==> trial 26: inputs <==
==> flow/design.v <==
`timescale 1ns / 1ps
module awstm(
        pps,
        tevt,
        evt,
        rst_n,
        clk
    );
    input pps;
    input [31:0] tevt;
    output [31:0] evt;
    input rst_n;
    input clk;
    reg r_pps, r_awspps;
    reg [26:0] r_tcyc;       
    reg [26:0] r_td;         
    reg [30:0] r_awstm;      
    reg [30:0] r_tmev_next;  
    reg [31:0] r_set_tmev;  
    reg [10:0] r_tcor;       
    reg [10:0] r_tcor_max;   
    reg r_pps_lock;          
    wire evt_pps;            
    parameter [26:0] p_cyc_per_sec  = 27'd9_999;   
    parameter [26:0] p_pps_to       = 27'd14_999;  
    parameter [30:0] p_awstm_max    = 31'd99_999;   
    assign evt = r_set_tmev;
    assign evt_pps = pps & ~r_pps;
    wire [26:0] td_abs;
    wire [25:0] tmp1_td_abs;
    wire [25:0] tmp2_td_abs;
    wire [10:0] tmp_tcor_max;
    assign td_abs = (r_td[26] ? (~r_td + 17'd1): r_td);
    genvar i;
    assign tmp1_td_abs[25] = td_abs[25];  
    generate 
        for(i = 24; i >= 0; i=i-1) begin :g_tmp1_td_abs
            assign tmp1_td_abs[i] = td_abs[i+1] | td_abs[i];  
        end 
    endgenerate
    assign tmp2_td_abs[25] = tmp1_td_abs[25];
    generate
        for(i = 24; i >= 0; i=i-1) begin: g_tmp2_td_abs
            assign tmp2_td_abs[i] = tmp1_td_abs[i+1] ^ tmp1_td_abs[i];
        end
    endgenerate
    assign tmp_tcor_max[2:0] = 3'b000;
    generate 
        for(i = 0; i < 7; i=i+1) begin: g_tmp_tcor_max
            assign tmp_tcor_max[i+3] = tmp2_td_abs[25-i]; 
        end
    endgenerate
    assign tmp_tcor_max[10] = (tmp1_td_abs[20] & !tmp2_td_abs[20] ? 1'b0 : 1'b1); 
    always @(posedge clk or negedge rst_n) begin
        if(rst_n == 1'b0) begin
            r_pps <= 1'b0;
            r_awspps <= 1'b0;
            r_pps_lock <= 1'b0;
            r_tcyc <= 27'd0;
            r_td <= 27'd0;
            r_tcor <= 11'd0;
            r_tcor_max <= 11'd1024;
            r_awstm <= 31'd0;
            r_tmev_next <= 31'd0;
            r_set_tmev <= 32'd0;
        end else begin
            r_pps <= pps;
            r_tcyc <= r_tcyc + 1;
            r_tcor_max <= tmp_tcor_max;
            if(r_tcor >= r_tcor_max) begin
                r_tcor <= 10'd0;
            end else begin
                r_tcor <= r_tcor + 1;
            end
            if(r_tcyc == p_cyc_per_sec) begin
                r_awspps <= 1'b1;
            end else begin
                r_awspps <= 1'b0;
            end
            if(evt_pps) begin
                r_pps_lock <= 1'b1;
                r_tcyc <= 27'd0;
                r_td <= r_td + p_cyc_per_sec + ~r_tcyc + 27'd1;
            end else begin
                if(r_tcyc == p_pps_to) begin  
                    r_pps_lock <= 1'b0;
                    r_tcyc <= (p_pps_to - p_cyc_per_sec);     
                end                
            end
            if(r_awstm >= p_awstm_max) begin
                r_awstm <= 31'd0;
            end else begin
                if(r_tcor == r_tcor_max) begin
                    if(r_td[26]) begin  
                        r_awstm <= r_awstm;
                        r_td <= r_td + 27'd1;
                    end else begin  
                        r_awstm <= r_awstm + 31'd2;
                        r_td <= r_td - 27'd1;
                    end
                end else begin
                    r_awstm <= r_awstm + 31'd1;
                end
            end
            if(r_tmev_next == r_awstm || (r_tmev_next + 31'd1) == r_awstm) begin
                r_set_tmev <= {r_pps_lock, r_awstm};
                r_tmev_next <= r_tmev_next + tevt;
            end
            if(r_tmev_next > p_awstm_max) begin
                r_tmev_next <= r_tmev_next + ~p_awstm_max + 31'd1;
            end             
        end
    end
endmodule
==> flow/run.sh <==
#!/bin/bash
# the make line also repeats each setting of config.mk as NAME=value (left out here)
make -C /OpenROAD-flow-scripts/flow DESIGN_CONFIG=/design/flow/config.mk WORK_HOME=/design/flow/orfs CLKGATE_MAP_FILE= finish
==> flow/config.mk <==
export PLATFORM = sky130hd
export DESIGN_NAME = awstm
export DESIGN_NICKNAME = awstm
export VERILOG_FILES = /design/flow/design.v
export SDC_FILE = /design/flow/constraint.sdc
export NUM_CORES = 4
export LEC_CHECK = 0
export ABC_AREA = 1
export CAP_MARGIN = 0
export CORE_MARGIN = 2
export CORE_UTILIZATION = 72
export CTS_CLUSTER_DIAMETER = 320
export CTS_CLUSTER_SIZE = 11
export PLACE_DENSITY = 0.37
export SLEW_MARGIN = 20
export TNS_END_PERCENT = 5
==> flow/constraint.sdc <==
create_clock -name core_clock -period 2.62 [get_ports {clk}]
set_input_delay 0.5240 -clock core_clock [delete_from_list [all_inputs] [get_ports {clk}]]
set_output_delay 0.5240 -clock core_clock [all_outputs]
set_load 0.01 [all_outputs]
==> inputs of build 91, as changes to trial 26 <==
Settings changed: CORE_ASPECT_RATIO set to 0.69, CTS_CLUSTER_DIAMETER 320 to not set.
==> qor summary <==
Max stage delay on crit path: trial 26 0.37 ns; build 91 0.46 ns
Number of clock buffers in the layout: trial 26 18; build 91 19
Global-route wire length before repair: trial 26 75.8 mm; build 91 81.2 mm
Psw: trial 26 7530 uW; build 91 8260 uW
Clock group share of total power: trial 26 16.8%; build 91 16.4%
Pre-CTS setup slack: trial 26 -0.468 ns; build 91 -0.486 ns
All-layer global routing usage: trial 26 41.8%; build 91 44.7%
Terminus of the critical flop-to-flop path: trial 26 r_td[19]; build 91 r_tmev_next[22]
Worst R2R Setup Slack: trial 26 -0.02 ns; build 91 -0.03 ns
Horiz. Die Dim: trial 26 150 um; build 91 180 um
Global routing met2 resource utilization: trial 26 73.8%; build 91 62.7%
Met1 routed wirelength after detailed routing: trial 26 17.5 mm; build 91 21.2 mm
Data arrival time of the critical path: trial 26 2.96 ns; build 91 3.05 ns
Layout Cells excl Fill: trial 26 2,824; build 91 2,858
Worst reg-to-reg path cell count: trial 26 16; build 91 11
Outcome: trial 26 failed layout checks; build 91 failed layout checks
Layout check failures: trial 26 setup timing; build 91 setup timing
Path class of the lowest-slack min-delay path: trial 26 input port to asynchronous set/reset pin; build 91 flip-flop to flip-flop
DPL Wire Length: trial 26 35.9 mm; build 91 38.7 mm
Final std cell area, no fill: trial 26 18,100 sq um; build 91 18,400 sq um
Clk latency of the worst-skew pair: trial 26 0.45 ns; build 91 0.46 ns
Reg-to-Reg Start: trial 26 r_tcyc[1]; build 91 r_tmev_next[14]
Sequential share of power: trial 26 21.8%; build 91 20.9%
Internal Power: trial 26 7880 uW; build 91 8270 uW


==> inputs of 02-01 <==
Starts from the design.v that is shown in full above.
make LEC_CHECK=0 ABC_AREA=1 CAP_MARGIN=20 CELL_PAD_IN_SITES_DETAIL_PLACEMENT=2 CELL_PAD_IN_SITES_GLOBAL_PLACEMENT=0 CORE_MARGIN=7 CORE_UTILIZATION=43 CTS_CLUSTER_DIAMETER=326 GPL_TIMING_DRIVEN=0 MAX_ROUTING_LAYER=met4 SLEW_MARGIN=0 TNS_END_PERCENT=30 finish   # period 4.35 ns
run.sh (not shown) runs the stock make flow with config.mk's settings and CLKGATE_MAP_FILE=.
==> 01-08: changes against 02-01 <==
- CELL_PAD_IN_SITES_DETAIL_PLACEMENT: 2 -> default
- CORE_ASPECT_RATIO: default -> 1.06
- CORE_MARGIN: 7 -> 2
- CORE_UTILIZATION: 43 -> 70
- CTS_CLUSTER_DIAMETER: 326 -> 29
- CTS_CLUSTER_SIZE: default -> 52
- GPL_TIMING_DRIVEN: 0 -> 1
- MAX_ROUTING_LAYER: met4 -> default
- MIN_ROUTING_LAYER: default -> met1
- SETUP_SLACK_MARGIN: default -> 0.72
- SLEW_MARGIN: 0 -> 10
- TNS_END_PERCENT: 30 -> default
==> flow/constraint.sdc (replaced) <==
create_clock -name core_clock -period 3.11 [get_ports {clk}]
set_input_delay 0.6220 -clock core_clock [delete_from_list [all_inputs] [get_ports {clk}]]
set_output_delay 0.6220 -clock core_clock [all_outputs]
set_load 0.01 [all_outputs]
==> summary of the runs <==
- 02-01 aborted during 3_5_place_dp with DPL-0033. 01-08 did not get past 5_1_grt.
- In synthesized cell count, 02-01 and 01-08 do not differ.
- Against 01-08, the die area of 02-01 is larger by about 80%.
- Area after synthesis is the same in 02-01 and 01-08.


==> v15 <==
// awstm: RTL as listed in full above, without the edits since
clock: 3.2 ns
lec_check: 0
abc_area: 0
cap_margin: 20
cell_pad_in_sites_global_placement: 0
core_aspect_ratio: 1.5
core_margin: 2
core_utilization: 68
cts_cluster_diameter: 234
cts_cluster_size: 52
gpl_timing_driven: 1
min_routing_layer: met1
setup_slack_margin: 0.08
slew_margin: 10
==> v13 (differences from v15) <==
- ABC_AREA: 0 -> 1
- CELL_PAD_IN_SITES_GLOBAL_PLACEMENT: 0 -> not set
- CORE_ASPECT_RATIO: 1.5 -> not set
- CORE_UTILIZATION: 68 -> 72
- CTS_CLUSTER_DIAMETER: 234 -> not set
- CTS_CLUSTER_SIZE: 52 -> 11
- GPL_TIMING_DRIVEN: 1 -> not set
- MIN_ROUTING_LAYER: met1 -> not set
- PLACE_DENSITY: not set -> 0.37
- SETUP_SLACK_MARGIN: 0.08 -> not set
- SLEW_MARGIN: 10 -> 20
- TNS_END_PERCENT: not set -> 5
==> flow/constraint.sdc (replaced) <==
create_clock -name core_clock -period 2.62 [get_ports {clk}]
set_input_delay 0.5240 -clock core_clock [delete_from_list [all_inputs] [get_ports {clk}]]
set_output_delay 0.5240 -clock core_clock [all_outputs]
set_load 0.01 [all_outputs]
==> v18 (differences from v15) <==
- ABC_AREA: 0 -> not set
- CELL_PAD_IN_SITES_GLOBAL_PLACEMENT: 0 -> not set
- CORE_ASPECT_RATIO: 1.5 -> not set
- CORE_UTILIZATION: 68 -> 40
- CTS_CLUSTER_DIAMETER: 234 -> not set
- CTS_CLUSTER_SIZE: 52 -> not set
- GPL_TIMING_DRIVEN: 1 -> not set
- MIN_ROUTING_LAYER: met1 -> not set
- PLACE_DENSITY: not set -> 0.6
- SETUP_SLACK_MARGIN: 0.08 -> not set
- SLEW_MARGIN: 10 -> 20
==> flow/constraint.sdc (replaced) <==
create_clock -name core_clock -period 6.0 [get_ports {clk}]
set_input_delay 1.2000 -clock core_clock [delete_from_list [all_inputs] [get_ports {clk}]]
set_output_delay 1.2000 -clock core_clock [all_outputs]
set_load 0.01 [all_outputs]
==> results <==
	v18	v15	v13
Result of the run	timing/DRC/antenna clean	complete, but fails checks	complete, but fails checks
Layout check failures	-	setup timing	setup timing
Final total power	7.41 mW	17.6 mW	15.4 mW
Clock distribution power	1.08 mW	2.08 mW	2.60 mW
Internal power of the cells	3.91 mW	9.27 mW	7.88 mW
Fraction of area in multi-input gates	58.4%	55.1%	55.6%
Placed insts	2051	2035	2786
Sequential share of power	25.3%	17.7%	21.8%
All-layer global routing usage	19.5%	40.2%	41.8%
Most numerous cell on the critical path	nor3_1	-	nand2_1
Routing usage on met2	32.1%	74.2%	73.8%
Post-placement setup slack	1390 ps	-608 ps	-468 ps
GPL Wtd Cong	0.880	0.953	1.00
Chip area from the yosys synthesis statistics	13700 um^2	13700 um^2	15400 um^2
GR met3 Demand/Resource	3.04%	6.11%	6.73%
Setup Skew	11.4 ps	17.2 ps	14.5 ps
Sequential power	1.88 mW	3.11 mW	3.35 mW
Xor/xnor share of the synthesized area	11.7%	11.7%	5.79%
Register area	4230 um^2	4240 um^2	4250 um^2
Power is estimated from default activity; no workload was simulated.
